==> design/flow/design.v <==
`timescale 1ns/1ns
module alu(
    input [3:0] op,
    input [WIDTH-1:0] a,
    input [WIDTH-1:0] b,
    output reg [WIDTH-1:0] result,
    input [3:0] cc_in,
    output logic [3:0] cc_out
);
parameter WIDTH = 16;
wire a_neg = a[WIDTH-1];
wire b_neg = b[WIDTH-1];
wire result_neg = result[WIDTH-1];
wire [WIDTH-1:0] carry_in = { 15'b0, cc_in[1] };
typedef enum logic [1:0] {
    CC_WB_NONE,
    CC_WB_NZCV,
    CC_WB_NZ
} cc_wb_type;
cc_wb_type cc_wb;
always_comb begin
    cc_out = cc_in;
    cc_wb = CC_WB_NONE;
    case (op)
          4'b0000: begin
            result = a + b;
        end
          4'b0001: begin
            cc_wb = CC_WB_NZCV;
            result = a + b + carry_in;
        end
          4'b0010: begin
            cc_wb = CC_WB_NZCV;
            result = a + b + carry_in;
        end
          4'b0011: begin
            cc_wb = CC_WB_NZCV;
            result = a - b;
        end
          4'b0100: begin
            cc_wb = CC_WB_NZCV;
            result = a - b - carry_in;
        end
          4'b0101: begin
            cc_wb = CC_WB_NZ;
            result = a & b;
        end
          4'b0110: begin
            cc_wb = CC_WB_NZ;
            result = a | b;
        end
          4'b0111: begin
            cc_wb = CC_WB_NZ;
            result = a ^ b;
        end
          4'b1000: begin
            cc_wb = CC_WB_NZ;
            result = a << b;
        end
          4'b1001: begin
            cc_wb = CC_WB_NZ;
            result = a >> b;
        end
          4'b1010: begin
            cc_wb = CC_WB_NZ;
            result = $signed(a) >>> b;  
        end
          4'b1011: begin
            cc_wb = CC_WB_NZ;
            result = ($signed(a) >>> b) | (a << (WIDTH-b));  
        end
          4'b1100: result = a + b;
          4'b1101: result = a + b;
                  default: result = 16'bX;
    endcase
    if (cc_wb == CC_WB_NZ || cc_wb == CC_WB_NZCV) begin
        cc_out[3] = result_neg;
        cc_out[2] = result == 16'b0;
    end
    if (cc_wb == CC_WB_NZCV) begin
        cc_out[1] = (a_neg & b_neg) ||  
            ((a_neg ^ b_neg) && !result_neg);  
        cc_out[0] = !(a_neg ^ b_neg) && (a_neg ^ result_neg);
    end
end
endmodule
`timescale 1ns/1ns
module regfile(
    input clk,
    input rst,
    input [RADDRWIDTH-1:0] raddr_a,
    output logic [REGWIDTH-1:0] rdata_a,
    input [RADDRWIDTH-1:0] raddr_b,
    output logic [REGWIDTH-1:0] rdata_b,
    input [RADDRWIDTH-1:0] raddr_c,
    output logic [REGWIDTH-1:0] rdata_c,
    input we,
    input [RADDRWIDTH-1:0] waddr,
    input [REGWIDTH-1:0] wdata
);
parameter RADDRWIDTH = 3;
parameter REGWIDTH = 16;
reg [REGWIDTH-1:0] r[2**RADDRWIDTH-1:1];
always_comb begin
    if (raddr_a != 0)
        rdata_a = r[raddr_a];
    else
        rdata_a = 0;
    if (raddr_b != 0)
        rdata_b = r[raddr_b];
    else
        rdata_b = 0;
    if (raddr_c != 0)
        rdata_c = r[raddr_c];
    else
        rdata_c = 0;
end
always_ff @(posedge clk) begin
    if (rst) begin
        for (int i = 1; i < 2**RADDRWIDTH; i++)
            r[i] <= 0;
    end else begin
        if (we && waddr != 0) begin
            r[waddr] <= wdata;
        end
    end
end
endmodule
`timescale 1ns/1ns
module cpu(
    input clk,
    input rst,
    output [IADDRWIDTH-1:0] addr,
    input  [DWIDTH-1:0] rdata,
    output logic [DWIDTH-1:0] wdata,
    output re,
    output we
);
localparam IADDRWIDTH = 16;
localparam IWIDTH = 16;
localparam DADDRWIDTH = 16;
localparam DWIDTH = 16;
logic ifetch_active;
logic load_active;
logic store_active;
logic [IADDRWIDTH-1:0] ifetch_address;
logic [IADDRWIDTH-1:0] load_store_address;
assign addr = (load_active || store_active) ? load_store_address :
                ifetch_active ? ifetch_address : 16'dX;
wire ifetch_bus_cycle = ifetch_active && !(load_active || store_active);
assign re = ifetch_active || load_active;
assign we = store_active;
reg [IADDRWIDTH-1:0] pc;
logic [IADDRWIDTH-1:0] s1_ifetch;
logic [IADDRWIDTH-1:0] pc_next;
logic s1_ifetch_valid;
logic s2_to_s1_take_branch;
logic s2_to_s1_stall;
logic [IADDRWIDTH-1:0] s2_pc_next;
assign ifetch_address = pc_next;
always_comb begin
    if (rst) begin
        pc_next = 16'hffff;
        ifetch_active = 0;
    end else if (s2_to_s1_stall) begin
        pc_next = pc;
        ifetch_active = 1;
    end else begin
        pc_next = s2_to_s1_take_branch ? s2_pc_next : pc + 16'd1;  
        ifetch_active = 1;
    end
    s1_ifetch = rdata;  
end
always_ff @(posedge clk) begin
    pc <= pc_next;
    s1_ifetch_valid <= ifetch_bus_cycle;
end
reg [IADDRWIDTH-1:0] ir;
reg [15:0] mem_immediate;
logic [15:0] mem_immediate_next;
reg [15:0] reg_lr;
reg [15:0] reg_sp;
reg [3:0]  reg_cc;
logic [15:0] reg_lr_next;
logic [15:0] reg_sp_next;
logic [3:0]  reg_cc_next;
wire reg_cc_n = reg_cc[3];
wire reg_cc_z = reg_cc[2];
wire reg_cc_c = reg_cc[1];
wire reg_cc_v = reg_cc[0];
wire [4:0] op = ir[15:11];
wire [3:0] alu_op = ir[14:11];
wire [2:0] reg_d = ir[10:8];
wire [2:0] reg_a = ir[7:5];
wire [1:0] reg_b_addr_mode = ir[4:3];
wire [2:0] reg_b = ir[2:0];
wire [15:0] reg_b_imm = ir[3] ? { 12'b111111111111, ir[3:0] } : { 12'b0, ir[3:0] };
wire is_load = (op == 5'b01100);
wire is_store = (op == 5'b01101);
wire [3:0] branch_cc = ir[13:10];
wire [15:0] branch_short_offset = ir[9] ? { 6'b111111, ir[9:0] } : { 6'b0, ir[9:0] };
wire branch_link = ir[9];
wire branch_reg_special = ir[3];
wire [2:0] branch_reg = reg_b;
logic [15:0] reg_a_out;
logic [15:0] reg_b_out;
logic [15:0] reg_d_out;
logic [15:0] alu_a_in;
logic [15:0] alu_b_in;
logic [15:0] alu_result;
logic [3:0] alu_cc;
logic do_reg_writeback;
logic [15:0] writeback_result;
logic reg_d_special;
typedef enum logic [2:0] {
    DECODE,
    IR_IMMEDIATE,
    LS1,
    LS2,
    BRANCH_DELAY
} state_t;
state_t state;
state_t state_next;
always_comb begin
    state_next = state;
    mem_immediate_next = mem_immediate;
    reg_cc_next = reg_cc;
    reg_lr_next = reg_lr;
    reg_sp_next = reg_sp;
    reg_d_special = 1'bX;
    s2_pc_next = 16'bX;
    alu_a_in = 16'bX;
    alu_b_in = 16'bX;
    s2_to_s1_take_branch = 0;
    s2_to_s1_stall = 0;
    do_reg_writeback = 0;
    writeback_result = 16'bX;
    load_active = 0;
    store_active = 0;
    wdata = 16'bX;
    load_store_address = 16'bX;
    casez (op)
    5'b10???: begin  
        if (branch_cc != 4'b1111) begin
            case (state)
                DECODE: begin
                    s2_pc_next = pc + branch_short_offset;
                    case (branch_cc)
                          4'b0000: s2_to_s1_take_branch = reg_cc_z;
                          4'b0001: s2_to_s1_take_branch = !reg_cc_z;
                       4'b0010: s2_to_s1_take_branch = reg_cc_c;
                       4'b0011: s2_to_s1_take_branch = !reg_cc_c;
                          4'b0100: s2_to_s1_take_branch = reg_cc_n;
                          4'b0101: s2_to_s1_take_branch = !reg_cc_n;
                          4'b0110: s2_to_s1_take_branch = reg_cc_v;
                          4'b0111: s2_to_s1_take_branch = !reg_cc_v;
                          4'b1000: s2_to_s1_take_branch = reg_cc_v && !reg_cc_z;
                          4'b1001: s2_to_s1_take_branch = !reg_cc_v || reg_cc_z;
                          4'b1010: s2_to_s1_take_branch = reg_cc_n == reg_cc_v;
                          4'b1011: s2_to_s1_take_branch = reg_cc_n != reg_cc_v;
                          4'b1100: s2_to_s1_take_branch = !reg_cc_z && (reg_cc_n == reg_cc_v);
                          4'b1101: s2_to_s1_take_branch = reg_cc_z || (reg_cc_n != reg_cc_v);
                          4'b1110: s2_to_s1_take_branch = 1;
                          4'b1111: s2_to_s1_take_branch = 0;
                    endcase
                    if (s2_to_s1_take_branch) begin
                        state_next = BRANCH_DELAY;
                    end
                end
                BRANCH_DELAY: begin
                    state_next = DECODE;
                end
                default: ;
            endcase
        end else if (branch_reg_special | branch_reg != 0) begin
            case (state)
                DECODE: begin
                    if (branch_reg_special) begin
                        case (branch_reg)
                            3'd0: s2_pc_next = reg_lr;
                            3'd1: s2_pc_next = reg_sp;
                            default: s2_pc_next = pc;  
                        endcase
                    end else begin
                        s2_pc_next = reg_b_out;
                    end
                    s2_to_s1_take_branch = 1;
                    state_next = BRANCH_DELAY;
                    if (branch_link) begin
                       reg_lr_next = pc;
                    end
                end
                BRANCH_DELAY: begin
                    state_next = DECODE;
                end
                default: ;
            endcase
        end else begin
            case (state)
                DECODE: begin
                    state_next = IR_IMMEDIATE;
                    mem_immediate_next = s1_ifetch;
                end
                IR_IMMEDIATE: begin
                    s2_pc_next = pc + mem_immediate;
                    s2_to_s1_take_branch = 1;
                    state_next = BRANCH_DELAY;
                    if (branch_link) begin
                       reg_lr_next = pc;
                    end
                end
                BRANCH_DELAY: begin
                    state_next = DECODE;
                end
                default: ;
            endcase
        end
    end  
    5'b00???,
    5'b010??: begin  
        alu_a_in = reg_a_out;
        writeback_result = alu_result;
        casez (reg_b_addr_mode)
            2'b0?: begin  
                alu_b_in = reg_b_imm;
                do_reg_writeback = 1;
                reg_cc_next = alu_cc;
            end
            2'b10: begin  
                alu_b_in = reg_b_out;
                do_reg_writeback = 1;
                reg_cc_next = alu_cc;
            end
            2'b11: begin  
                if (ir[2]) begin
                    case (state)
                        DECODE: begin
                            state_next = IR_IMMEDIATE;
                            mem_immediate_next = s1_ifetch;
                        end
                        IR_IMMEDIATE: begin
                            state_next = DECODE;
                            alu_b_in = mem_immediate;
                        end
                        default: ;
                    endcase
                end else begin
                    alu_b_in = 16'd0;
                end
                if (state_next == DECODE) begin
                    do_reg_writeback = 1;
                    reg_cc_next = alu_cc;
                    if (ir[1]) begin
                        do_reg_writeback = 0;
                        case (reg_d)
                            3'd0: reg_lr_next = alu_result;
                            3'd1: reg_sp_next = alu_result;
                            default: ;  
                        endcase
                    end
                    if (ir[0]) begin
                        case (reg_a)
                            3'd0: alu_a_in = reg_lr;
                            3'd1: alu_a_in = reg_sp;
                            default: alu_a_in = 16'd0;  
                        endcase
                    end
                end
            end
        endcase
    end  
    5'b0110?: begin  
        alu_a_in = reg_a_out;
        reg_d_special = 0;
        casez (reg_b_addr_mode)
            2'b0?: begin  
                alu_b_in = reg_b_imm;
            end
            2'b10: begin  
                alu_b_in = reg_b_out;
            end
            2'b11: begin  
                if (ir[2]) begin
                    case (state)
                        DECODE: begin
                            state_next = IR_IMMEDIATE;
                            mem_immediate_next = s1_ifetch;
                        end
                        IR_IMMEDIATE: begin
                            state_next = DECODE;
                            alu_b_in = mem_immediate;
                        end
                        default: ;
                    endcase
                end else begin
                    alu_b_in = 16'd0;
                end
                if (ir[1]) begin
                    reg_d_special = 1;
                end
                if (ir[0]) begin
                    case (reg_a)
                        3'd0: alu_a_in = reg_lr;
                        3'd1: alu_a_in = reg_sp;
                        default: alu_a_in = 16'd0;  
                    endcase
                end
            end
        endcase
        if (is_load) begin
            if (state_next != IR_IMMEDIATE) begin
                case (state)
                    IR_IMMEDIATE, DECODE: begin
                        state_next = LS1;
                        load_store_address = alu_result;
                        load_active = 1;
                        s2_to_s1_stall = 1;
                    end
                    LS1: begin
                        state_next = LS2;
                        s2_to_s1_stall = 1;
                        if (reg_d_special) begin
                            case (reg_d)
                                3'd0: reg_lr_next = rdata;
                                3'd1: reg_sp_next = rdata;
                                3'd2: ;  
                                3'd3: reg_cc_next = rdata[3:0];
                                default: ;  
                            endcase
                        end else begin
                            writeback_result = rdata;
                            do_reg_writeback = 1;
                        end
                    end
                    LS2: begin
                        state_next = DECODE;
                    end
                    default: ;
                endcase
            end
        end else begin
            if (state_next != IR_IMMEDIATE) begin
                case (state)
                    IR_IMMEDIATE, DECODE: begin
                        state_next = LS1;
                        load_store_address = alu_result;
                        store_active = 1;
                        s2_to_s1_stall = 1;
                        if (reg_d_special) begin
                            case (reg_d)
                                3'd0: wdata = reg_lr;
                                3'd1: wdata = reg_sp;
                                3'd2: wdata = pc;
                                3'd3: wdata = { 12'd0, reg_cc };
                                default: wdata = 16'd0;  
                            endcase
                        end else begin
                            wdata = reg_d_out;
                        end
                    end
                    LS1: begin
                        state_next = LS2;
                        s2_to_s1_stall = 1;
                    end
                    LS2: begin
                        state_next = DECODE;
                    end
                    default: ;
                endcase
            end
            if (state_next == LS1) begin
            end
        end
    end
    5'b0111?: begin  
    end
    5'b11???: begin  
    end
    endcase
end
always_ff @(posedge clk) begin
    if (rst) begin
        ir <= 0;
        state <= DECODE;
        mem_immediate <= 0;
        reg_cc <= 0;
        reg_lr <= 0;
        reg_sp <= 0;
    end else begin
        if (state_next == DECODE) begin
            if (s1_ifetch_valid) begin
                ir <= s1_ifetch;
            end else begin
                ir <= 0;  
            end
        end
        state <= state_next;
        mem_immediate <= mem_immediate_next;
        reg_cc <= reg_cc_next;
        reg_lr <= reg_lr_next;
        reg_sp <= reg_sp_next;
    end
end
regfile regs(
    .clk(clk),
    .rst(rst),
    .raddr_a(reg_a),
    .rdata_a(reg_a_out),
    .raddr_b(reg_b),
    .rdata_b(reg_b_out),
    .raddr_c(reg_d),
    .rdata_c(reg_d_out),
    .we(do_reg_writeback),
    .waddr(reg_d),
    .wdata(writeback_result)
);
alu alu(
    .op(alu_op),
    .a(alu_a_in),
    .b(alu_b_in),
    .result(alu_result),
    .cc_in(reg_cc),
    .cc_out(alu_cc)
);
endmodule
==> design/flow/run.sh <==
#!/bin/bash
# the make line also repeats each setting of config.mk as NAME=value (left out here)
make -C /OpenROAD-flow-scripts/flow DESIGN_CONFIG=/design/flow/config.mk WORK_HOME=/design/flow/orfs CLKGATE_MAP_FILE= finish
==> design/flow/config.mk <==
export PLATFORM = sky130hd
export DESIGN_NAME = cpu
export DESIGN_NICKNAME = cpu
export VERILOG_FILES = /design/flow/design.v
export SDC_FILE = /design/flow/constraint.sdc
export NUM_CORES = 4
export LEC_CHECK = 0
export CAP_MARGIN = 20
export CELL_PAD_IN_SITES_DETAIL_PLACEMENT = 2
export CELL_PAD_IN_SITES_GLOBAL_PLACEMENT = 3
export CORE_MARGIN = 2
export CORE_UTILIZATION = 40
export CTS_CLUSTER_DIAMETER = 283
export GPL_ROUTABILITY_DRIVEN = 0
export GPL_TIMING_DRIVEN = 0
export HOLD_SLACK_MARGIN = 0.07
export MAX_ROUTING_LAYER = met4
export SLEW_MARGIN = 35
export TNS_END_PERCENT = 80
==> design/flow/constraint.sdc <==
create_clock -name core_clock -period 10.0 [get_ports {clk}]
set_input_delay 2.0000 -clock core_clock [delete_from_list [all_inputs] [get_ports {clk}]]
set_output_delay 2.0000 -clock core_clock [all_outputs]
set_load 0.01 [all_outputs]
==> results of run 1 <==
[per-layer routing]
layer	vias up	share of wire
met5	-	0
met4	0	0.096
met3	545	0.083
met2	1436	0.45
met1	12136	0.37
li1	9760	-
[what timing repair did]
| item | in CTS | in global routing |
|---|---|---|
| buffers inserted | 2 | 6 |
| endpoints found under the setup margin | 8 | 8 |
| pin swaps | 1 | 5 |
| gates resized | 16 | 13 |
[per-stage QoR]
stage | TNS [ps] | setup slack [ps] | hold slack (ps) | utilization
global route | 0 | 11.6 | 554 | 0.457
global placement | -2510 | -892 | 492 | 0.431
finish | 0 | 96.6 | 516 | 0.457
detailed placement | -269 | -152 | 507 | 0.435
floorplan | 0 | 2490 | 466 | -
CTS | 0 | 2.52 | 517 | 0.454
[area by class of cell]
class,count,area (um^2)
Clock inverter,15,173
Clock buffer,39,803
Sequential cell,229,5870
Antenna cell,2,5.00
Fill cell,5966,29200
Tap cell,696,871
Inverter,99,372
Buffer,177,841
Timing Repair Buffer,61,593
Multi-Input combinational cell,2041,15000
==> reports/qor.csv, run 1 <==
metric,value,unit
yosysWarnings,3,
clk_latency,610,ps
syn_inst,2534,
die_y,237,um
grt_pass1_wl,179000,um
chip_area,56200,um^2
rsz0062_at_grt,false,
slew_headroom,0.276,
critPathRequiredTime,8000,ps
rows,85,
antenna_found_initial,2,
r2r-end,reg_cc[2],
hold_path.class,flop to flop,
grt-busiest-layer,met2,
area_growth,13.0,%
grt_use_met2,0.707,
powerDensity,202,nW/um^2
fmax,0.101,GHz
crit_path_cell_trace,buf_2 -> and3b_1 -> o31a_1 -> buf_4 -> nor3_1 -> nor2_4 -> inv_1 -> ha_1 -> clkbuf_1 -> and2_1 -> a21o_1 -> a221o_1 -> a31o_2 -> xor2_1 -> a221oi_1 -> o21ai_0 -> a221oi_1 -> o211ai_1 -> o22a_1 -> nand2_1 -> o31ai_1 -> clkdlybuf4s50_1,
worstPathArrival,7900,ps
fp_util,0.405,
clkTransAtPathRegs,60,ps
hold_depth,2,
antenna_left,0,
grt_max_degree,21,
vias_per_cell,7.11,
slew_violations,0,
cts.path.max_buffers,3,
clockPowerShare,0.226,
rr_worst_depth,23,
max_stage_delay,780,ps
cp_slowest_cell,a221oi_1,
crit_type,flop to output pin,
ioPinCount,52,
status,timing/DRC/antenna clean,
final_cells,3359,
dr.pass1.iters,9,
p_seq,1230,uW
internal_power,2600,uW
largestPowerGroup,combinational logic,
finalClockPeriodUsage,0.990,
r2r_setup_slack,1790,ps
ys_sh_xor,0.0304,
edf_count,128,
top_cells_by_area,"edfxtp_1, dfxtp_1, mux2i_1, mux4_2, nor2_1",
path_delay_family,AND-OR/OR-AND gates,
leakage,0.00893,uW
cts_tree,built,
clockRootBuffer,clkbuf_16,
cp.buffers_inverters,5,
fin_crit,9900,ps
drt-initial-drc-count,2760,
path_depth,22,
numSynthFlops,229,
avgSynthCellArea,8.57,um^2
drc,0,
grt_use_met1,0.515,
pwr-share-seq,0.249,
cp_max_fo,10,
warnings,59,
yosys.cell_count.top_type,nor2_1,
critPathLaunchType,flop,
hold_buffers,0,
logic_family,AND-OR/OR-AND gates,
placed_cells,3298,
gr-total-overflow,0,
ys_seq_share,0.270,
die_x,237,um
port_buffers,51,
cp-endpoint,addr[11],
finClkSkew,19.4,ps
hold_start,reg_sp[14],
coreArea,53700,um^2
maxCapViolCount,0,
ys_area,21700,um^2
p_total,4950,uW
dp_hpwl,97500,um
finalInstanceArea,24600,um^2
hold-path-endpoint,reg_sp[14],
pwr-share-comb,0.525,
pg_clk,1120,uW
irDropWorstVdd,0.000148,V
synthArstFlopShare,0,
cts_buffers,29,
top_cells_by_count,"nor2_1, nand2_1, mux2i_1, a21oi_1, edfxtp_1",
synthAoiAreaFrac,0.231,
detail_route.wl_per_cell,37.5,um
ys_types,111,
cts.htree.levels,1,
grt_util_met3,0.0860,
worst_pin_slew,1090,ps
ff_type,edfxtp_1,
yosysCellCount,2534,
grt_usage,0.453,
synthAdderAreaFrac,0.0521,
hold_viol,0,
powerComb,2600,uW
cpMostUsedCell,a221oi_1,
worstReg2RegStart,ir[2],
setup_violations,0,
syn_area,21700,um^2
top_area_frac,0.177,
first_global_vias,24889,
vias,23877,
crit_start,ir[2],
placed_area,23400,um^2
wl,126000,um
nNetsFinal,2744,
clock-sinks,229,
power_switching,2350,uW
simple_gate_area_frac,0.183,
crit_path_end_kind,output pin,
ys_sh_mux,0.178,
p_sw_frac,0.475,
largest_area_cell,edfxtp_1,
==> inputs of run 2 (changes only) <==
- CAP_MARGIN: 20 -> 30
- CELL_PAD_IN_SITES_GLOBAL_PLACEMENT: 3 -> 0
- CORE_ASPECT_RATIO: unset -> 1.06
- CORE_MARGIN: 2 -> 10
- CORE_UTILIZATION: 40 -> 59
- CTS_CLUSTER_DIAMETER: 283 -> 196
- CTS_CLUSTER_SIZE: unset -> 97
- GPL_ROUTABILITY_DRIVEN: 0 -> unset
- GPL_TIMING_DRIVEN: 0 -> 1
- HOLD_SLACK_MARGIN: 0.07 -> unset
- MAX_ROUTING_LAYER: met4 -> unset
- MIN_ROUTING_LAYER: unset -> met2
- PLACE_DENSITY_LB_ADDON: unset -> 0.16
- SLEW_MARGIN: 35 -> 20
- TNS_END_PERCENT: 80 -> 15
- clock period: 10.0 -> 6.53 ns (I/O delays scaled with it)
==> run 2 against run 1 <==
  * The run now fails in detailed placement (3_5_place_dp)
  * Area after synthesis unchanged
  * Synthesized cell count unchanged
  * Die size down 20%
==> reports/qor.csv, run 2 <==
metric,value,unit,change
synthAoiAreaFrac,0.231,,unchanged
die_y,218,um,-8.2%
stop_error,[ERROR DPL-0033] detailed placement checks failed during check placement.,,
logic_family,AND-OR/OR-AND gates,,
coreArea,36400,um^2,-32%
gp_congestion,1.39,,
die_x,206,um,-13%
edf_count,128,,unchanged
chip_area,44900,um^2,-20%
port_buffers,51,,unchanged
yosysCellCount,2534,,unchanged
ioPinCount,52,,unchanged
top_cells_by_count,"nor2_1, nand2_1, mux2i_1, a21oi_1, edfxtp_1",,
ys_sh_mux,0.178,,unchanged
synthArstFlopShare,0,,unchanged
syn_area,21700,um^2,unchanged
avgSynthCellArea,8.57,um^2,unchanged
syn_inst,2534,,unchanged
ff_type,edfxtp_1,,
ys_area,21700,um^2,unchanged
yosys.cell_count.top_type,nor2_1,,
status,did not finish,,
largest_area_cell,edfxtp_1,,
fp_util,0.597,,+0.192
synthAdderAreaFrac,0.0521,,unchanged
ys_sh_xor,0.0304,,unchanged
top_cells_by_area,"edfxtp_1, dfxtp_1, mux2i_1, mux4_2, nor2_1",,
ys_types,111,,unchanged
rows,72,,-15%
yosysWarnings,3,,unchanged
lastStage,detailed placement (3_5_place_dp),,
ys_seq_share,0.270,,unchanged
numSynthFlops,229,,unchanged
simple_gate_area_frac,0.183,,unchanged
top_area_frac,0.177,,unchanged
-- run 2: stage by stage --
stage | worst slack [ps] | instance area (um^2) | hold slack [ps] | std cells | TNS (ps)
after global placement | -496 | 25300 | 500 | 3309 | -2650
after floorplan | -49.4 | 21800 | 466 | 2549 | -49.4
==> inputs of run 3 (changes only) <==
- CAP_MARGIN: 30 -> 20
- CELL_PAD_IN_SITES_DETAIL_PLACEMENT: 2 -> unset
- CELL_PAD_IN_SITES_GLOBAL_PLACEMENT: 0 -> unset
- CORE_ASPECT_RATIO: 1.06 -> unset
- CORE_MARGIN: 10 -> 2
- CORE_UTILIZATION: 59 -> 65
- CTS_CLUSTER_DIAMETER: 196 -> 31
- CTS_CLUSTER_SIZE: 97 -> unset
- HOLD_SLACK_MARGIN: unset -> -0.09
- MAX_ROUTING_LAYER: unset -> met5
- MIN_ROUTING_LAYER: met2 -> unset
- PLACE_DENSITY_LB_ADDON: 0.16 -> unset
- SETUP_SLACK_MARGIN: unset -> -0.41
- TNS_END_PERCENT: 15 -> unset
- clock period: 6.53 -> 6.77 ns (I/O delays scaled with it)
==> run 3 against run 2 <==
  * Now fails the layout checks on negative setup slack
  * Area after synthesis is the same
  * Synthesized cell count stayed put
  * Die size down 22%
==> reports/qor.csv, run 3 <==
metric,value,unit,change
status,"complete, but fails checks",,
violations,negative setup slack,,
antenna_left,0,,
largest_area_cell,edfxtp_1,,
drt-initial-drc-count,5490,,
worstPathArrival,6120,ps,
chip_area,34900,um^2,-22%
hold_start,reg_lr[6],,
die_y,187,um,-14%
internal_power,4950,uW,
path_delay_family,AND-OR/OR-AND gates,,
cpMostUsedCell,buf_4,,
rr_worst_depth,23,,
crit_type,flop to output pin,,
ff_type,edfxtp_1,,
cts.path.max_buffers,3,,
top_area_frac,0.177,,unchanged
combGateArea,15400,um^2,
cts_buffers,49,,
cp_slowest_cell,o31ai_2,,
critPathRequiredTime,5420,ps,
cp.buffers_inverters,6,,
p_seq,1820,uW,
slew_headroom,0.103,,
ys_seq_share,0.270,,unchanged
top_cells_by_count,"nor2_1, nand2_1, mux2i_1, a21oi_1, edfxtp_1",,
maxCapViolCount,0,,
dp_hpwl,70000,um,
regArea,5880,um^2,
cts_tree,built,,
yosysWarnings,3,,unchanged
grt_usage,0.549,,
cp_max_fo,18,,
syn_area,21700,um^2,unchanged
yosys.cell_count.top_type,nor2_1,,
gr-total-overflow,0,,
clockRootBuffer,clkbuf_16,,
yosysCellCount,2534,,unchanged
grt_pass1_wl,145000,um,
edf_count,128,,unchanged
cp-endpoint,addr[0],,
slew_violations,0,,
pwr-share-comb,0.480,,
fmax,0.134,GHz,
hold_path.class,flop to flop,,
pwr-share-seq,0.212,,
warnings,60,,
antenna_found_initial,4,,
fin_crit,7470,ps,
numSynthFlops,229,,unchanged
ys_area,21700,um^2,unchanged
critPathLaunchType,flop,,
ys_sh_mux,0.178,,unchanged
synthAoiAreaFrac,0.231,,unchanged
crit_path_end_kind,output pin,,
gp_congestion,1.28,,-7.9%
syn_inst,2534,,unchanged
hold-path-endpoint,reg_lr[6],,
ys_sh_xor,0.0304,,unchanged
r2r_setup_slack,570,ps,
irDropWorstVdd,0.000387,V,
leakage,0.0104,uW,
p_sw_frac,0.423,,
pg_clk,2640,uW,
hold_viol,0,,
avgSynthCellArea,8.57,um^2,unchanged
fp_util,0.664,,+0.0674
clkTransAtPathRegs,50,ps,
powerDensity,319,nW/um^2,
hold_depth,2,,
finalClockPeriodUsage,1.10,,
max_stage_delay,600,ps,
worst_pin_slew,1340,ps,
fin_util,0.822,,
area_growth,23.7,%,
dr.pass1.iters,17,,
detail_route.wl_per_cell,31.0,um,
fin_tns_setup,-5310,ps,
path_depth,18,,
grt_max_degree,70,,
clk_latency,620,ps,
setup_violations,16,,
post-place-ws,-311,ps,
synthArstFlopShare,0,,unchanged
clockPowerShare,0.308,,
vias_per_cell,7.81,,
n_fill_cell,2055,,
ioPinCount,52,,unchanged
synthAdderAreaFrac,0.0521,,unchanged
coreArea,32700,um^2,-10%
drc,0,,
first_global_vias,23274,,
powerComb,4110,uW,
top_cells_by_area,"edfxtp_1, dfxtp_1, mux2i_1, mux4_2, nor2_1",,
port_buffers,51,,unchanged
largestPowerGroup,combinational logic,,
vias,25458,,
timing.final.ws_setup,-704,ps,
die_x,187,um,-9.5%
cts.htree.levels,2,,
finClkSkew,53.8,ps,
hold_buffers,0,,
ys_types,111,,unchanged
simple_gate_area_frac,0.183,,unchanged
r2r-end,reg_cc[2],,
nNetsFinal,2881,,
crit_path_cell_trace,buf_12 -> mux2i_1 -> a22oi_1 -> buf_4 -> a41oi_4 -> buf_4 -> buf_4 -> nand2_1 -> o31ai_2 -> a21oi_1 -> o31ai_1 -> nand4_1 -> nor2_2 -> nand2_1 -> o32ai_1 -> buf_4 -> mux2_2 -> clkdlybuf4s50_1,,
wl,101000,um,
logic_family,AND-OR/OR-AND gates,,
rows,66,,-8.3%
power_switching,3620,uW,
clock-sinks,229,,
[run 3: layer usage]
metal / up-vias / routed length [um] / global-route usage
li1: 10061 / - / -
met1: 11625 / 32400 / 0.655
met2: 2843 / 39600 / 0.780
met3: 921 / 18500 / 0.257
met4: 8 / 10400 / 0.379
met5: - / 179 / 0.0398
[run 3: repair_timing]
action                     in CTS  in global routing
cloned                          0                  0
gates resized                  50                 93
setup endpoints to repair      13                 16
setup buffers                   8                 21
pin swaps                      11                 42
[run 3: per-stage QoR]
| step | total power (uW) | cells | hold slack [ps] | area, um^2 |
|---|---|---|---|---|
| global placement | 5270 | 3144 | 494 | 24200 |
| global route | 8700 | 3257 | 545 | 26900 |
| detailed placement | 5370 | 3145 | 515 | 24300 |
| floorplan | 3940 | 2549 | 466 | 21800 |
| CTS | 8050 | 3244 | 525 | 26300 |
| finish | 8570 | 3259 | 536 | 26900 |
[run 3: area by class of cell]
class                      count  area share
multi-input combinational   2041       0.572
sequential                   229       0.219
timing repair buffer         355       0.107
clock buffer                  58      0.0495
tap                          442      0.0206
clock inverter                33      0.0181
inverter                      99      0.0138
antenna                        2    0.000186
==> inputs of run 4 (changes only) <==
- CORE_UTILIZATION: 65 -> 40
- CTS_CLUSTER_DIAMETER: 31 -> unset
- GPL_TIMING_DRIVEN: 1 -> unset
- HOLD_SLACK_MARGIN: -0.09 -> unset
- MAX_ROUTING_LAYER: met5 -> unset
- SETUP_SLACK_MARGIN: -0.41 -> unset
- clock period: 6.77 -> 9.86 ns (I/O delays scaled with it)
==> run 4 against run 3 <==
  * Now clean on timing, DRC and antenna
  * Design area decreased by 11%
  * Core utilization shrank 38 points
  * Register-to-register slack improved by 1700 ps
  * Critical endpoint is now addr[9]
  * Largest power group unchanged
  * Highest routed layer unchanged
==> reports/qor.csv, run 4 <==
metric,value,unit,change
finalClockPeriodUsage,0.966,,-0.138
status,timing/DRC/antenna clean,,
syn_inst,2534,,unchanged
chip_area,56200,um^2,+61%
slew_headroom,0.188,,+0.0850
ff_type,edfxtp_1,,
r2r-end,reg_cc[2],,
cts_tree,built,,
pwr-share-seq,0.270,,+0.058
fin_crit,9520,ps,
wl,98900,um,-2.2%
hold_depth,2,,unchanged
dr.pass1.iters,9,,-8
leakage,0.00884,uW,-15%
clkTransAtPathRegs,70,ps,+20 ps
internal_power,2550,uW,-48%
antenna_found_initial,3,,-1
crit_path_end_kind,output pin,,
finClkSkew,20.3,ps,-33.5 ps
avgSynthCellArea,8.57,um^2,unchanged
gr-total-overflow,0,,unchanged
drc,0,,unchanged
coreArea,53700,um^2,+64%
wl_met2,41400,um,+4.4%
rsz0062_at_grt,false,,
cp.buffers_inverters,4,,-2
fmax,0.105,GHz,
top_area_frac,0.177,,unchanged
hold_start,reg_sp[3],,
synthAdderAreaFrac,0.0521,,unchanged
rows,85,,+29%
powerDensity,195,nW/um^2,-39%
warnings,57,,-5.0%
crit_type,flop to output pin,,
slew_violations,0,,unchanged
pg_clk,1020,uW,-61%
ys_sh_mux,0.178,,unchanged
nNetsFinal,2646,,-8.2%
critPathLaunchType,flop,,
worstPathArrival,7550,ps,+1430 ps
port_buffers,51,,unchanged
placed_cells,3207,,+2.0%
pwr-share-comb,0.511,,+0.031
area_growth,10.4,%,
cp_slowest_cell,dfxtp_1,,
antenna_left,0,,unchanged
powerComb,2380,uW,-42%
ioPinCount,52,,unchanged
grt_max_degree,46,,-34%
cp_max_fo,14,,-4
synthAoiAreaFrac,0.231,,unchanged
p_seq,1260,uW,-31%
hold_path.class,flop to flop,,
highest_layer,met5,,
drt-met1-wl,41300,um,+28%
gp_congestion,1.04,,-19%
vias,22237,,-13%
edf_count,128,,unchanged
hold_buffers,0,,unchanged
cts_buffers,26,,-47%
first_global_vias,20487,,-12%
top_cells_by_count,"nor2_1, nand2_1, mux2i_1, a21oi_1, edfxtp_1",,
top_cells_by_area,"edfxtp_1, dfxtp_1, mux2i_1, mux4_2, nor2_1",,
vias_per_cell,6.83,,-13%
clock-sinks,229,,unchanged
grt_pass1_wl,143000,um,-1.6%
fp_util,0.405,,-0.260
yosysCellCount,2534,,unchanged
dr_wl_met3,11900,um,-36%
cts.htree.levels,1,,-1
path_delay_family,AND-OR/OR-AND gates,,
die_y,237,um,+27%
simple_gate_area_frac,0.183,,unchanged
synthArstFlopShare,0,,unchanged
grt_usage,0.342,,-0.207
yosysWarnings,3,,unchanged
drt-initial-drc-count,3715,,-32%
setup_violations,0,,-16
final_cells,3256,,-0.092%
fin_tns_setup,0,ps,+5310 ps
ys_sh_xor,0.0304,,unchanged
largestPowerGroup,combinational logic,,
n_fill_cell,5337,,+160%
irDropWorstVdd,0.000144,V,-63%
post-cts-setup-buffers,0,,-8
r2r_setup_slack,2310,ps,+1740 ps
hold-path-endpoint,reg_sp[3],,
max_stage_delay,950,ps,+350 ps
dp_hpwl,75300,um,+7.6%
hold_viol,0,,unchanged
cp-endpoint,addr[9],,
rr_worst_depth,20,,-13%
clockRootBuffer,clkbuf_16,,
crit_path_cell_trace,buf_4 -> mux4_2 -> mux2i_1 -> o22a_1 -> inv_1 -> ha_1 -> inv_1 -> a221oi_1 -> o311ai_0 -> nor3_1 -> o211ai_1 -> nor3_1 -> xor2_1 -> a221oi_1 -> o2111ai_1 -> o22ai_1 -> nor2_1 -> a21o_1 -> clkdlybuf4s50_1,,
logic_family,AND-OR/OR-AND gates,,
p_sw_frac,0.453,,+0.0301
syn_area,21700,um^2,unchanged
numSynthFlops,229,,unchanged
path_depth,19,,+1
cts.path.max_buffers,3,,unchanged
die_x,237,um,+27%
clockPowerShare,0.219,,-0.089
maxCapViolCount,0,,unchanged
yosys.cell_count.top_type,nor2_1,,
largest_area_cell,edfxtp_1,,
p_total,4660,uW,-46%
detail_route.wl_per_cell,30.4,um,-2.1%
ys_types,111,,unchanged
ys_seq_share,0.270,,unchanged
critPathRequiredTime,7890,ps,+2470 ps
clk_latency,580,ps,-40 ps
worst_pin_slew,1220,ps,-117 ps
power_switching,2110,uW,-42%
ys_area,21700,um^2,unchanged
==> run 4: metrics by stage <==
stage / setup WS (ps) / area (um^2) / utilization / hold WS [ps]
6_report: 336 / 24000 / 0.447 / 512
5_1_grt: 81.0 / 24000 / 0.446 / 542
4_1_cts: 329 / 23900 / 0.446 / 507
3_5_place_dp: 998 / 23100 / 0.430 / 498
3_3_place_gp: 1200 / 23100 / 0.429 / 487
2_1_floorplan: 2380 / 21800 / - / 466
==> run 4: area by class of cell <==
cell class | instances | area (um^2) | area share
clock inverter | 12 | 168 | 0.00699
inverter | 99 | 372 | 0.0155
timing repair buffer | 143 | 1200 | 0.0500
clock buffer | 34 | 701 | 0.0292
antenna | 2 | 5.00 | 0.000209
tap | 696 | 871 | 0.0363
multi-input combinational | 2041 | 14800 | 0.617
sequential | 229 | 5870 | 0.245
==> run 4: timing repair <==
action / in CTS / in global routing
setup endpoints to repair: 0 / 3
hold endpoints to repair: 0 / 0
resized: 0 / 2
==> run 4: metal layers <==
layer,vias to the layer above,track usage
met4,2,0.119
met5,-,0.00346
li1,9547,-
met2,1531,0.506
met3,227,0.0708
met1,10930,0.493
==> inputs of run 5 (changes only) <==
- SETUP_SLACK_MARGIN: unset -> 0.46
==> run 5 against run 4 <==
  * Non-clock buffer count rose by 7
  * Register-to-register slack improved by 490 ps
  * Final cell count rose by 0.15%
  * Global-route usage barely moved
  * Worst hold slack improved by 1.8 ps
  * Power rose by 0.13%
  * Core utilization rose by 0.20 points
  * Sequential power barely moved
  * Synthesized cell count did not move
  * Highest routed layer unchanged
  * Routed wire length barely moved
  * Sequential share of layout area fell by 0.085 points
==> reports/qor.csv, run 5 <==
metric,value,unit,change
status,timing/DRC/antenna clean,,
fin_crit,9220,ps,-302 ps
leakage,0.00888,uW,+0.48%
dp_hpwl,75300,um,unchanged
cp_max_fo,22,,+8
ys_types,111,,unchanged
top_area_frac,0.177,,unchanged
grt_pass1_wl,143000,um,about the same
path_delay_family,AND-OR/OR-AND gates,,
cpMostUsedCell,buf_4,,
route.antenna.diode_count,0,,-2
ys_sh_xor,0.0304,,unchanged
cp-endpoint,addr[14],,
fin_tns_setup,0,ps,unchanged
syn_inst,2534,,unchanged
powerComb,2390,uW,about the same
finalClockPeriodUsage,0.935,,-0.0306
die_y,237,um,unchanged
hold_viol,0,,unchanged
rr_worst_depth,19,,-5.0%
largestPowerGroup,combinational logic,,
antenna_found_initial,4,,+1
worst_pin_slew,1220,ps,-1.28 ps
p_seq,1260,uW,about the same
top_cells_by_area,"edfxtp_1, dfxtp_1, mux2i_1, mux4_2, nor2_1",,
cts_buffers,26,,unchanged
path_depth,17,,-2
cts.path.max_buffers,3,,unchanged
syn_area,21700,um^2,unchanged
clk_latency,580,ps,about the same
edf_count,128,,unchanged
yosys.cell_count.top_type,nor2_1,,
wl,98800,um,about the same
avgSynthCellArea,8.57,um^2,unchanged
synthAoiAreaFrac,0.231,,unchanged
hold_buffers,0,,unchanged
grt_usage,0.342,,about the same
hold-path-endpoint,reg_sp[3],,
area_growth,10.9,%,
top_cells_by_count,"nor2_1, nand2_1, mux2i_1, a21oi_1, edfxtp_1",,
coreArea,53700,um^2,unchanged
slew_violations,0,,unchanged
clock-sinks,229,,unchanged
clockPowerShare,0.219,,about the same
vias,22126,,-0.50%
powerDensity,194,nW/um^2,-0.32%
worstPathArrival,7250,ps,-300 ps
yosysWarnings,3,,unchanged
nNetsFinal,2653,,+0.26%
grt_max_degree,46,,unchanged
pwr-share-seq,0.270,,about the same
drc,0,,unchanged
ys_sh_mux,0.178,,unchanged
finClkSkew,21.7,ps,+1.46 ps
ys_area,21700,um^2,unchanged
cts_tree,built,,
internal_power,2560,uW,+0.18%
p_total,4670,uW,+0.13%
first_global_vias,20441,,-0.22%
pg_clk,1020,uW,about the same
cts.htree.levels,1,,unchanged
drt-initial-drc-count,3396,,-8.6%
critPathRequiredTime,7890,ps,about the same
cp.buffers_inverters,4,,unchanged
r2r-end,reg_cc[2],,
port_buffers,51,,unchanged
simple_gate_area_frac,0.183,,unchanged
pwr-share-comb,0.512,,about the same
logic_family,AND-OR/OR-AND gates,,
r2r_setup_slack,2800,ps,+490 ps
antenna_left,0,,unchanged
clockRootBuffer,clkbuf_16,,
p_sw_frac,0.452,,about the same
ioPinCount,52,,unchanged
rows,85,,unchanged
ff_type,edfxtp_1,,
rsz0062_at_grt,false,,
crit_path_cell_trace,buf_4 -> mux2i_1 -> a22o_1 -> o32ai_2 -> inv_2 -> ha_1 -> a211oi_1 -> nor2_1 -> xnor2_1 -> or4b_1 -> or4_1 -> nor3b_1 -> xor2_1 -> a2111oi_0 -> buf_4 -> a22oi_1 -> clkdlybuf4s50_1,,
hold_start,reg_sp[3],,
setup_violations,0,,unchanged
dr.pass1.iters,6,,-3
gr-total-overflow,0,,unchanged
clkTransAtPathRegs,70,ps,about the same
power_switching,2110,uW,about the same
die_x,237,um,unchanged
slew_headroom,0.189,,+0.000853
detail_route.wl_per_cell,30.3,um,-0.21%
crit_path_end_kind,output pin,,
fmax,0.108,GHz,+3.3%
synthArstFlopShare,0,,unchanged
numSynthFlops,229,,unchanged
critPathLaunchType,flop,,
cp_slowest_cell,dfxtp_2,,
ys_seq_share,0.270,,unchanged
vias_per_cell,6.79,,-0.65%
max_stage_delay,760,ps,-190 ps
chip_area,56200,um^2,unchanged
hold_depth,2,,unchanged
warnings,57,,unchanged
irDropWorstVdd,0.000145,V,+0.34%
crit_type,flop to output pin,,
maxCapViolCount,0,,unchanged
hold_path.class,flop to flop,,
gp_congestion,1.04,,unchanged
largest_area_cell,edfxtp_1,,
synthAdderAreaFrac,0.0521,,unchanged
fp_util,0.405,,unchanged
yosysCellCount,2534,,unchanged
[run 5: layer usage]
layer  vias to the layer above  global-route usage  wire length (um)
met4                         2               0.118              4150
met1                     10867               0.496             41500
met3                       218              0.0676             11600
met5                         -                   0                 9
li1                       9552                   -                 -
met2                      1487               0.507             41500
[run 5: repair_timing]
| item | CTS | global route |
|---|---|---|
| gates cloned | 0 | 0 |
| buffers inserted | 0 | 8 |
| gates resized | 2 | 17 |
| endpoints found under the setup margin | 2 | 7 |
| pin swaps | 0 | 2 |
[run 5: cell type report]
type	count	area, um^2
timing repair buffer	150	1250
tap	696	871
fill	5329	29600
clock buffer	34	701
multi-input combinational	2041	14800
sequential	229	5880
inverter	99	374
clock inverter	12	168
[run 5: per-stage QoR]
stage | cells | setup slack (ps) | utilization | hold slack [ps] | area, um^2
4_1_cts | 3253 | 471 | 0.446 | 507 | 24000
3_3_place_gp | 3207 | 1200 | 0.429 | 487 | 23100
2_1_floorplan | 2549 | 2380 | - | 466 | 21800
6_report | 3261 | 638 | 0.449 | 514 | 24100
5_1_grt | 3261 | 492 | 0.449 | 542 | 24100
3_5_place_dp | 3207 | 998 | 0.430 | 498 | 23100
==> inputs of run 6 (changes only) <==
- ABC_AREA: unset -> 0
- CAP_MARGIN: 20 -> 40
- CELL_PAD_IN_SITES_DETAIL_PLACEMENT: unset -> 2
- CORE_UTILIZATION: 40 -> 47
- CTS_CLUSTER_DIAMETER: unset -> 387
- GPL_ROUTABILITY_DRIVEN: unset -> 1
- GPL_TIMING_DRIVEN: unset -> 1
- HOLD_SLACK_MARGIN: unset -> 0.17
- MAX_ROUTING_LAYER: unset -> met5
- MIN_ROUTING_LAYER: unset -> met2
- SETUP_SLACK_MARGIN: 0.46 -> 0.44
- clock period: 9.86 -> 6.77 ns (I/O delays scaled with it)
==> run 6 against run 5 <==
  * The run now fails in detailed placement (3_5_place_dp)
  * Synthesized cell count did not move
  * Die size fell by 15%
  * Area after synthesis did not move
==> reports/qor.csv, run 6 <==
metric,value,unit,change
yosysCellCount,2534,,unchanged
avgSynthCellArea,8.57,um^2,unchanged
rows,78,,-8.2%
ioPinCount,52,,unchanged
numSynthFlops,229,,unchanged
yosysWarnings,3,,unchanged
gp_congestion,1.26,,+21%
yosys.cell_count.top_type,nor2_1,,
die_y,219,um,-7.6%
fp_util,0.478,,+0.0732
edf_count,128,,unchanged
synthAoiAreaFrac,0.231,,unchanged
stop_error,[ERROR DPL-0033] detailed placement checks failed during check placement.,,
lastStage,detailed placement (3_5_place_dp),,
synthArstFlopShare,0,,unchanged
largest_area_cell,edfxtp_1,,
status,did not finish,,
top_area_frac,0.177,,unchanged
ys_area,21700,um^2,unchanged
chip_area,48000,um^2,-15%
ff_type,edfxtp_1,,
port_buffers,51,,unchanged
ys_seq_share,0.270,,unchanged
syn_area,21700,um^2,unchanged
ys_sh_mux,0.178,,unchanged
ys_sh_xor,0.0304,,unchanged
die_x,219,um,-7.6%
top_cells_by_count,"nor2_1, nand2_1, mux2i_1, a21oi_1, edfxtp_1",,
logic_family,AND-OR/OR-AND gates,,
syn_inst,2534,,unchanged
ys_types,111,,unchanged
synthAdderAreaFrac,0.0521,,unchanged
top_cells_by_area,"edfxtp_1, dfxtp_1, mux2i_1, mux4_2, nor2_1",,
coreArea,45500,um^2,-15%
simple_gate_area_frac,0.183,,unchanged
==> run 6: metrics by stage <==
step           hold WS, ps  power [uW]
3_3_place_gp           494        5740
2_1_floorplan          466        3950
==> inputs of run 7 (changes only) <==
- ABC_AREA: 0 -> unset
- CAP_MARGIN: 40 -> 20
- CELL_PAD_IN_SITES_DETAIL_PLACEMENT: 2 -> unset
- CORE_UTILIZATION: 47 -> 65
- CTS_CLUSTER_DIAMETER: 387 -> 31
- GPL_ROUTABILITY_DRIVEN: 1 -> unset
- GPL_TIMING_DRIVEN: 1 -> unset
- HOLD_SLACK_MARGIN: 0.17 -> unset
- MAX_ROUTING_LAYER: met5 -> unset
- MIN_ROUTING_LAYER: met2 -> unset
- SETUP_SLACK_MARGIN: 0.44 -> -0.58
- clock period: 6.77 -> 6.71 ns (I/O delays scaled with it)
==> run 7 against run 6 <==
  * The layout now fails its checks (negative setup slack)
  * Die size decreased by 27%
  * Synthesized cell count unchanged
  * Area after synthesis unchanged
==> reports/qor.csv, run 7 <==
metric,value,unit,change
status,"complete, but fails checks",,
violations,negative setup slack,,
die_x,187,um,-15%
dr_wl_met3,18500,um,
n_fill_cell,2104,,
setup_violations,16,,
pwr-share-seq,0.215,,
ys_seq_share,0.270,,unchanged
path_delay_family,AND-OR/OR-AND gates,,
maxCapViolCount,0,,
cp.buffers_inverters,5,,
first_global_vias,23440,,
hold_start,reg_lr[5],,
syn_inst,2534,,unchanged
die_y,187,um,-15%
vias,25232,,
leakage,0.0104,uW,
irDropWorstVdd,0.000332,V,
ys_types,111,,unchanged
slew_violations,0,,
top_cells_by_area,"edfxtp_1, dfxtp_1, mux2i_1, mux4_2, nor2_1",,
detail_route.wl_per_cell,30.6,um,
wl_met2,38600,um,
critPathLaunchType,flop,,
logic_family,AND-OR/OR-AND gates,,
r2r-end,reg_cc[2],,
synthArstFlopShare,0,,unchanged
ioPinCount,52,,unchanged
top_cells_by_count,"nor2_1, nand2_1, mux2i_1, a21oi_1, edfxtp_1",,
yosysCellCount,2534,,unchanged
rows,66,,-15%
ys_area,21700,um^2,unchanged
crit_type,flop to output pin,,
ff_type,edfxtp_1,,
hold_depth,2,,
largestPowerGroup,combinational logic,,
finClkSkew,52.8,ps,
fmax,0.133,GHz,
powerDensity,320,nW/um^2,
hold-path-endpoint,reg_lr[5],,
hold_buffers,0,,
p_sw_frac,0.420,,
ys_sh_mux,0.178,,unchanged
timing.final.ws_setup,-802,ps,
rr_worst_depth,23,,
cpMostUsedCell,buf_4,,
coreArea,32700,um^2,-28%
synthAoiAreaFrac,0.231,,unchanged
avgSynthCellArea,8.57,um^2,unchanged
clk_latency,620,ps,
cts.path.max_buffers,3,,
grt_usage,0.557,,
drt-initial-drc-count,5323,,
path_depth,21,,
worstPathArrival,6170,ps,
highest_layer,met5,,
pg_clk,2610,uW,
pwr-share-comb,0.479,,
p_seq,1830,uW,
power_switching,3580,uW,
rsz0062_at_grt,true,,
worst_pin_slew,1300,ps,
simple_gate_area_frac,0.183,,unchanged
syn_area,21700,um^2,unchanged
grt_pass1_wl,146000,um,
slew_headroom,0.128,,
edf_count,128,,unchanged
cp_slowest_cell,clkdlybuf4s50_1,,
wl,100000,um,
warnings,61,,
fin_crit,7510,ps,
dr.pass1.iters,17,,
p_total,8530,uW,
synthAdderAreaFrac,0.0521,,unchanged
clock-sinks,229,,
clockRootBuffer,clkbuf_16,,
clkTransAtPathRegs,50,ps,
cts.htree.levels,2,,
hold_viol,0,,
yosysWarnings,3,,unchanged
gr-total-overflow,0,,
nNetsFinal,2896,,
cts_tree,built,,
numSynthFlops,229,,unchanged
hold_path.class,flop to flop,,
gp_congestion,1.20,,-4.6%
post-place-ws,-631,ps,
antenna_found_initial,10,,
crit_path_cell_trace,buf_4 -> buf_4 -> mux2i_1 -> a22oi_1 -> a31oi_1 -> buf_4 -> ha_1 -> and2_1 -> a21o_1 -> a221o_1 -> a31o_2 -> a31o_2 -> a21o_1 -> a21oi_1 -> buf_4 -> xor2_1 -> a221o_1 -> nor4_4 -> nor2_1 -> a21o_1 -> clkdlybuf4s50_1,,
cp_max_fo,14,,
crit_path_end_kind,output pin,,
chip_area,34900,um^2,-27%
r2r_setup_slack,90,ps,
port_buffers,51,,unchanged
fp_util,0.664,,+0.187
top_area_frac,0.177,,unchanged
cp-endpoint,addr[15],,
max_stage_delay,470,ps,
cts_buffers,51,,
yosys.cell_count.top_type,nor2_1,,
clockPowerShare,0.306,,
powerComb,4090,uW,
antenna_left,0,,
ys_sh_xor,0.0304,,unchanged
dp_hpwl,70000,um,
largest_area_cell,edfxtp_1,,
critPathRequiredTime,5370,ps,
area_growth,22.7,%,
drc,0,,
internal_power,4940,uW,
drt-met1-wl,32500,um,
finalClockPeriodUsage,1.12,,
grt_max_degree,71,,
vias_per_cell,7.70,,
==> run 7: timing repair <==
item | in CTS | in global routing
pin swaps | 9 | 10
gates resized | 35 | 35
setup buffers | 12 | 12
setup endpoints to repair | 9 | 16
==> run 7: layout make-up <==
| class | count | area (um^2) | share of cell area |
|---|---|---|---|
| Clock buffer | 57 | 1340 | 0.0502 |
| Timing Repair Buffer | 368 | 2950 | 0.111 |
| Tap cell | 442 | 553 | 0.0208 |
| Antenna cell | 4 | 10.0 | 0.000376 |
| Clock inverter | 37 | 452 | 0.0170 |
| Sequential cell | 229 | 5870 | 0.220 |
| Multi-Input combinational cell | 2041 | 15100 | 0.566 |
| Inverter | 99 | 372 | 0.0139 |
==> run 7: metrics by stage <==
stage	setup TNS, ps	cell area (um^2)	hold slack (ps)	utilization	std cells
2_1_floorplan	-172	21800	466	-	2549
3_3_place_gp	-1340	24400	495	0.745	3159
3_5_place_dp	-2260	24400	506	0.745	3159
4_1_cts	-6770	26400	529	0.806	3263
5_1_grt	-10940	26600	549	0.815	3274
6_report	-9120	26600	539	0.815	3277
==> run 7: per-layer routing <==
metal  up-vias  track usage
met5         -       0.0330
met4         8        0.418
met3       898        0.287
met2      2718        0.763
met1     11532        0.659
li1      10076            -
==> inputs of run 8 (changes only) <==
- CORE_UTILIZATION: 65 -> 64
- CTS_CLUSTER_DIAMETER: 31 -> unset
- SETUP_SLACK_MARGIN: -0.58 -> 1.72
- clock period: 6.71 -> 7.18 ns (I/O delays scaled with it)
==> run 8 against run 7 <==
  * The flow now stops in global routing (5_1_grt)
  * Synthesized cell count unchanged
  * Area after synthesis unchanged
  * Die size increased by 1.5%
==> reports/qor.csv, run 8 <==
metric,value,unit,change
avgSynthCellArea,8.57,um^2,unchanged
die_x,188,um,+0.76%
numSynthFlops,229,,unchanged
cts.htree.levels,1,,-1
logic_family,AND-OR/OR-AND gates,,
yosysWarnings,3,,unchanged
yosys.cell_count.top_type,nor2_1,,
synthArstFlopShare,0,,unchanged
syn_area,21700,um^2,unchanged
clock-sinks,229,,unchanged
dp_hpwl,72300,um,+3.2%
top_cells_by_area,"edfxtp_1, dfxtp_1, mux2i_1, mux4_2, nor2_1",,
lastStage,global routing (5_1_grt),,
status,did not finish,,
synthAoiAreaFrac,0.231,,unchanged
yosysCellCount,2534,,unchanged
largest_area_cell,edfxtp_1,,
die_y,188,um,+0.76%
rows,67,,+1.5%
simple_gate_area_frac,0.183,,unchanged
grt_usage,0.794,,
top_cells_by_count,"nor2_1, nand2_1, mux2i_1, a21oi_1, edfxtp_1",,
edf_count,128,,unchanged
ys_sh_mux,0.178,,unchanged
gp_congestion,1.14,,-5.2%
ys_area,21700,um^2,unchanged
ys_seq_share,0.270,,unchanged
chip_area,35400,um^2,+1.5%
cts_buffers,26,,-49%
stop_error,[ERROR GRT-0232] Routing congestion too high. Check the congestion heatmap in the GUI.,,
gr-total-overflow,12,,
ioPinCount,52,,unchanged
syn_inst,2534,,unchanged
top_area_frac,0.177,,unchanged
clockRootBuffer,clkbuf_16,,
ys_types,111,,unchanged
ff_type,edfxtp_1,,
port_buffers,51,,unchanged
cts.path.max_buffers,3,,unchanged
ys_sh_xor,0.0304,,unchanged
coreArea,33400,um^2,+2.3%
fp_util,0.650,,-0.0148
synthAdderAreaFrac,0.0521,,unchanged
-- run 8: per-stage QoR --
step / total power [uW] / setup WS, ps / hold WS (ps) / instance area, um^2 / std cells
2_1_floorplan: 3790 / 900 / 466 / 22100 / 2549
3_5_place_dp: 5030 / -80.9 / 514 / 23800 / 3061
3_3_place_gp: 4950 / -124 / 504 / 23800 / 3061
4_1_cts: 7090 / 127 / 523 / 27200 / 3234
-- run 8: metal layers --
| metal | GRT overflow | track usage |
|---|---|---|
| met3 | 0 | 0.676 |
| met2 | 6 | 0.921 |
| met4 | 6 | 0.765 |
| met5 | 0 | 0.400 |
| met1 | 0 | 0.808 |
-- run 8: repair_timing --
action	in CTS
gates resized	376
hold buffers	0
gates cloned	7
pin swaps	137
setup endpoints to repair	157
setup buffers	118
==> inputs of run 9 (changes only) <==
- CORE_UTILIZATION: 64 -> 68
- HOLD_SLACK_MARGIN: unset -> -0.08
- SETUP_SLACK_MARGIN: 1.72 -> unset
- clock period: 7.18 -> 6.85 ns (I/O delays scaled with it)
==> run 9 against run 8 <==
  * Now fails the layout checks on negative setup slack
  * Die size fell by 5.8%
  * Synthesized cell count did not move
  * Area after synthesis unchanged
==> reports/qor.csv, run 9 <==
metric,value,unit,change
simple_gate_area_frac,0.183,,unchanged
top_cells_by_area,"edfxtp_1, dfxtp_1, mux2i_1, mux4_2, nor2_1",,
detail_route.wl_per_cell,30.8,um,
cp_max_fo,10,,
die_y,183,um,-2.9%
clk_latency,610,ps,
ys_area,21700,um^2,unchanged
coreArea,31500,um^2,-5.9%
worstPathArrival,5780,ps,
crit_path_end_kind,output pin,,
first_global_vias,23249,,
r2r_setup_slack,550,ps,
synthAdderAreaFrac,0.0521,,unchanged
critPathRequiredTime,5480,ps,
internal_power,4030,uW,
clock-sinks,229,,unchanged
pwr-share-comb,0.563,,
fin_tns_setup,-867,ps,
hold_slack,533,ps,
synthArstFlopShare,0,,unchanged
status,"complete, but fails checks",,
clkTransAtPathRegs,70,ps,
cts_tree,built,,
vias,25032,,
port_buffers,51,,unchanged
yosysCellCount,2534,,unchanged
hold_path.class,flop to flop,,
timing.final.ws_setup,-303,ps,
largestPowerGroup,combinational logic,,
numSynthFlops,229,,unchanged
area_growth,20.9,%,
yosys.cell_count.top_type,nor2_1,,
pg_clk,1440,uW,
clockPowerShare,0.195,,
grt_usage,0.574,,
gr-total-overflow,0,,
grt_max_degree,70,,
powerDensity,280,nW/um^2,
cp_slowest_cell,mux4_2,,
syn_inst,2534,,unchanged
ff_type,edfxtp_1,,
yosysWarnings,3,,unchanged
grt_pass1_wl,143000,um,
chip_area,33400,um^2,-5.8%
p_seq,1780,uW,
fmax,0.140,GHz,
top_area_frac,0.177,,unchanged
ys_seq_share,0.270,,unchanged
ys_sh_mux,0.178,,unchanged
rsz0062_at_grt,true,,
r2r-end,reg_cc[2],,
finClkSkew,52.3,ps,
ys_types,111,,unchanged
warnings,61,,
drc,0,,
ioPinCount,52,,unchanged
synthAoiAreaFrac,0.231,,unchanged
cp-endpoint,addr[15],,
dp_hpwl,69000,um,-4.6%
leakage,0.0102,uW,
logic_family,AND-OR/OR-AND gates,,
cts.path.max_buffers,3,,unchanged
syn_area,21700,um^2,unchanged
antenna_left,0,,
avgSynthCellArea,8.57,um^2,unchanged
slew_violations,0,,
irDropWorstVdd,0.000245,V,
setup_violations,6,,
post-place-ws,-241,ps,-160 ps
ys_sh_xor,0.0304,,unchanged
largest_area_cell,edfxtp_1,,
dr.pass1.iters,22,,
maxCapViolCount,0,,
cp.buffers_inverters,4,,
fp_util,0.690,,+0.0407
wl,98700,um,
nNetsFinal,2882,,
antenna_found_initial,4,,
fin_util,0.834,,
max_stage_delay,560,ps,
drt-initial-drc-count,5434,,
hold-path-endpoint,reg_sp[3],,
finalClockPeriodUsage,1.04,,
vias_per_cell,7.82,,
hold_start,reg_sp[3],,
rr_worst_depth,23,,
cts_buffers,26,,unchanged
rows,65,,-3.0%
edf_count,128,,unchanged
hold_depth,2,,
crit_path_cell_trace,buf_4 -> buf_8 -> mux4_2 -> mux2i_4 -> o32ai_1 -> buf_4 -> ha_4 -> and2_1 -> a21o_1 -> a221o_1 -> a31o_2 -> a31o_2 -> xor2_1 -> and4b_1 -> xnor3_1 -> nor2_1 -> nor4_2 -> nor2_1 -> a21o_1 -> dlygate4sd2_1,,
pwr-share-seq,0.242,,
power_switching,3320,uW,
critPathLaunchType,flop,,
violations,negative setup slack,,
path_depth,20,,
crit_type,flop to output pin,,
die_x,183,um,-2.9%
slew_headroom,0.114,,
cts.htree.levels,1,,unchanged
fin_crit,7150,ps,
clockRootBuffer,clkbuf_16,,
p_sw_frac,0.452,,
worst_pin_slew,1320,ps,
path_delay_family,AND-OR/OR-AND gates,,
powerComb,4140,uW,
gp_congestion,1.18,,+3.4%
top_cells_by_count,"nor2_1, nand2_1, mux2i_1, a21oi_1, edfxtp_1",,
hold_viol,0,,
[run 9: layout make-up]
cell class	instances	area (um^2)
multi-input cells	2041	15500
flip-flops and latches	229	5880
fillers	1922	5220
repair buffers	379	3120
clock buffers	31	669
well taps	402	503
inverters	99	372
clock inverters	16	179
diodes	5	12.5
[run 9: routing by layer]
layer  up-vias  GRT usage  wire [um]
li1      10015          -          -
met1     11325      0.683      31400
met2      2766      0.814      38700
met3       924      0.267      17800
met4         2      0.412      10600
met5         -     0.0207         80
[run 9: stage by stage]
| step | instance area (um^2) | instances | power, uW |
|---|---|---|---|
| after floorplan | 21800 | 2549 | 3900 |
| after global placement | 24200 | 3102 | 5170 |
| after detailed placement | 24200 | 3102 | 5260 |
| after CTS | 25700 | 3172 | 6800 |
| after global routing | 26300 | 3199 | 7460 |
| final | 26300 | 3202 | 7350 |
[run 9: what timing repair did]
item,CTS,global route
hold buffers,0,0
endpoints found under the setup margin,15,16
resized,103,100
buffers inserted,22,25
pin swaps,45,38
cloned,1,1
hold endpoints to repair,0,0
==> inputs of run 10 (changes only) <==
- ABC_AREA: unset -> 1
- CAP_MARGIN: 20 -> 40
- CELL_PAD_IN_SITES_DETAIL_PLACEMENT: unset -> 2
- CORE_UTILIZATION: 68 -> 47
- CTS_CLUSTER_DIAMETER: unset -> 387
- GPL_ROUTABILITY_DRIVEN: unset -> 0
- GPL_TIMING_DRIVEN: unset -> 1
- HOLD_SLACK_MARGIN: -0.08 -> unset
- MAX_ROUTING_LAYER: unset -> met4
- clock period: 6.85 -> 6.77 ns (I/O delays scaled with it)
==> run 10 against run 9 <==
  * The run now fails in detailed placement (3_5_place_dp)
  * Synthesized cell count increased by 38%
  * Die size increased by 46%
  * Area after synthesis increased by 2.0%
==> reports/qor.csv, run 10 <==
metric,value,unit,change
status,did not finish,,
lastStage,detailed placement (3_5_place_dp),,
stop_error,[ERROR DPL-0033] detailed placement checks failed during check placement.,,
numSynthFlops,229,,unchanged
largest_area_cell,edfxtp_1,,
edf_count,128,,unchanged
die_y,221,um,+21%
ff_type,edfxtp_1,,
synthArstFlopShare,0,,unchanged
top_cells_by_area,"edfxtp_1, nand2_1, dfxtp_1, nand3_1, o21ai_0",,
top_area_frac,0.173,,-0.00350
ys_seq_share,0.265,,-0.00533
port_buffers,51,,unchanged
chip_area,48900,um^2,+46%
yosysWarnings,3,,unchanged
logic_family,simple AND/OR/NAND/NOR gates,,
ys_area,22200,um^2,+2.0%
fp_util,0.476,,-0.214
ioPinCount,52,,unchanged
syn_inst,3502,,+38%
simple_gate_area_frac,0.317,,+0.133
yosysCellCount,3502,,+38%
top_cells_by_count,"nand2_1, nand3_1, nor2_1, inv_1, o21ai_0",,
ys_sh_xor,0.0240,,-0.00636
ys_sh_mux,0.000903,,-0.177
coreArea,46600,um^2,+48%
syn_area,22200,um^2,+2.0%
synthAoiAreaFrac,0.236,,+0.00423
avgSynthCellArea,6.33,um^2,-26%
yosys.cell_count.top_type,nand2_1,,
die_x,221,um,+21%
rows,79,,+22%
synthAdderAreaFrac,0.0510,,-0.00103
ys_types,71,,-36%
-- run 10: per-stage QoR --
step | cells | worst slack (ps)
floorplan | 3517 | 1030
global placement | 4107 | 114
==> inputs of run 11 (changes only) <==
- CAP_MARGIN: 40 -> 20
- CELL_PAD_IN_SITES_DETAIL_PLACEMENT: 2 -> unset
- CORE_UTILIZATION: 47 -> 65
- CTS_CLUSTER_DIAMETER: 387 -> 250
- GPL_ROUTABILITY_DRIVEN: 0 -> unset
- HOLD_SLACK_MARGIN: unset -> 0.3
- MAX_ROUTING_LAYER: met4 -> met5
- SETUP_SLACK_MARGIN: unset -> -0.41
==> run 11 against run 10 <==
  * The layout now fails its checks (negative setup slack)
  * Synthesized cell count stayed put
  * Area after synthesis unchanged
  * Die size decreased by 27%
==> reports/qor.csv, run 11 <==
metric,value,unit,change
status,"complete, but fails checks",,
violations,negative setup slack,,
largestPowerGroup,combinational logic,,
placed_area,23300,um^2,
ff_type,edfxtp_1,,
clockRootBuffer,clkbuf_16,,
p_total,13600,uW,
critPathRequiredTime,5420,ps,
crit_path_end_kind,output pin,,
fin_util,0.736,,
hold-path-endpoint,mem_immediate[0],,
vias_per_cell,7.00,,
avgSynthCellArea,6.33,um^2,unchanged
synthArstFlopShare,0,,unchanged
timing.final.ws_setup,-396,ps,
nNetsFinal,3632,,
cp_max_fo,17,,
simple_gate_area_frac,0.317,,unchanged
grt_max_degree,89,,
hold_depth,2,,
detail_route.wl_per_cell,25.3,um,
area_growth,11.3,%,
syn_inst,3502,,unchanged
largest_area_cell,edfxtp_1,,
power_switching,7940,uW,
top_cells_by_area,"edfxtp_1, nand2_1, dfxtp_1, nand3_1, o21ai_0",,
yosys.cell_count.top_type,nand2_1,,
r2r-end,regs.r[2][12],,
critPathLaunchType,flop,,
pwr-share-seq,0.158,,
edf_count,128,,unchanged
crit_start,ir[1],,
p_seq,2140,uW,
fmax,0.140,GHz,
path_delay_family,buffers and inverters,,
top_area_frac,0.173,,unchanged
drc,0,,
r2r_setup_slack,1240,ps,
vias,27979,,
pwr-share-comb,0.723,,
cp-endpoint,addr[7],,
hold_start,mem_immediate[0],,
coreArea,33500,um^2,-28%
grt_usage,0.545,,
fp_util,0.661,,+0.185
top_cells_by_count,"nand2_1, nand3_1, nor2_1, inv_1, o21ai_0",,
slew_headroom,0.155,,
cts_tree,built,,
worstReg2RegStart,ir[1],,
antenna_left,0,,
path_depth,21,,
ioPinCount,52,,unchanged
worst_pin_slew,1260,ps,
ys_area,22200,um^2,unchanged
warnings,60,,
cts_buffers,27,,
regArea,5890,um^2,
port_buffers,51,,unchanged
combGateArea,14200,um^2,
ys_types,71,,unchanged
cts.htree.levels,1,,
clkTransAtPathRegs,60,ps,
chip_area,35600,um^2,-27%
synthAdderAreaFrac,0.0510,,unchanged
crit_path_cell_trace,nor3_4 -> buf_12 -> clkinv_2 -> buf_4 -> nand4_1 -> nand2_2 -> inv_2 -> ha_4 -> inv_1 -> a21oi_1 -> o31ai_2 -> a31o_2 -> xor2_1 -> inv_1 -> a21oi_1 -> nand3_1 -> a21oi_1 -> nand2_1 -> nand2_1 -> o21ai_0 -> clkdlybuf4s50_1,,
antenna_found_initial,6,,
rr_worst_depth,30,,
die_x,189,um,-15%
synthAoiAreaFrac,0.236,,unchanged
grt_util_met3,0.246,,
irDropWorstVdd,0.000368,V,
setup_violations,15,,
slew_violations,0,,
clk_latency,600,ps,
max_stage_delay,520,ps,
grt_use_met1,0.649,,
ys_seq_share,0.265,,unchanged
die_y,189,um,-15%
numSynthFlops,229,,unchanged
wl,101000,um,
grt-busiest-layer,met2,,
syn_area,22200,um^2,unchanged
finalInstanceArea,24700,um^2,
gr-total-overflow,0,,
leakage,0.0110,uW,
dp_hpwl,72700,um,
drt-initial-drc-count,5556,,
cpMostUsedCell,a21oi_1,,
cts.path.max_buffers,3,,
cp.buffers_inverters,7,,
n_fill_cell,2789,,
clock-sinks,229,,
p_sw_frac,0.585,,
yosysWarnings,3,,unchanged
logic_family,simple AND/OR/NAND/NOR gates,,
grt_pass1_wl,148000,um,
rows,67,,-15%
yosysCellCount,3502,,unchanged
ys_sh_mux,0.000903,,unchanged
powerDensity,550,nW/um^2,
ys_sh_xor,0.0240,,unchanged
-- run 11: routing by layer --
layer / up-vias / share of wire / wire [um]
li1: 11936 / - / -
met1: 12405 / 0.33 / 33100
met2: 2762 / 0.39 / 39000
met3: 866 / 0.18 / 18300
met4: 10 / 0.10 / 10500
met5: - / 0.0022 / 218
-- run 11: metrics by stage --
stage                     cells  TNS [ps]  setup WS [ps]  hold slack (ps)
final                      3999     -4540           -396              524
after floorplan            3517         0           1030              474
after global placement     3936         0            261              497
after detailed placement   3936         0            198              509
after CTS                  3986     -4080           -382              518
after global routing       3995     -5590           -449              549
-- run 11: what timing repair did --
item	CTS	global route
pin swaps	0	4
gates resized	5	74
endpoints found under the setup margin	5	16
setup buffers	0	7
gates cloned	0	1
hold buffers	0	0
-- run 11: final cells by class --
| cell class | count | area share |
|---|---|---|
| Inverter | 401 | 0.0619 |
| Tap cell | 448 | 0.0227 |
| Sequential cell | 229 | 0.239 |
| Antenna cell | 4 | 0.000406 |
| Timing Repair Buffer | 169 | 0.0613 |
| Clock buffer | 35 | 0.0324 |
| Clock inverter | 15 | 0.00705 |
| Multi-Input combinational cell | 2698 | 0.576 |
Power and IR drop assume default switching activity.
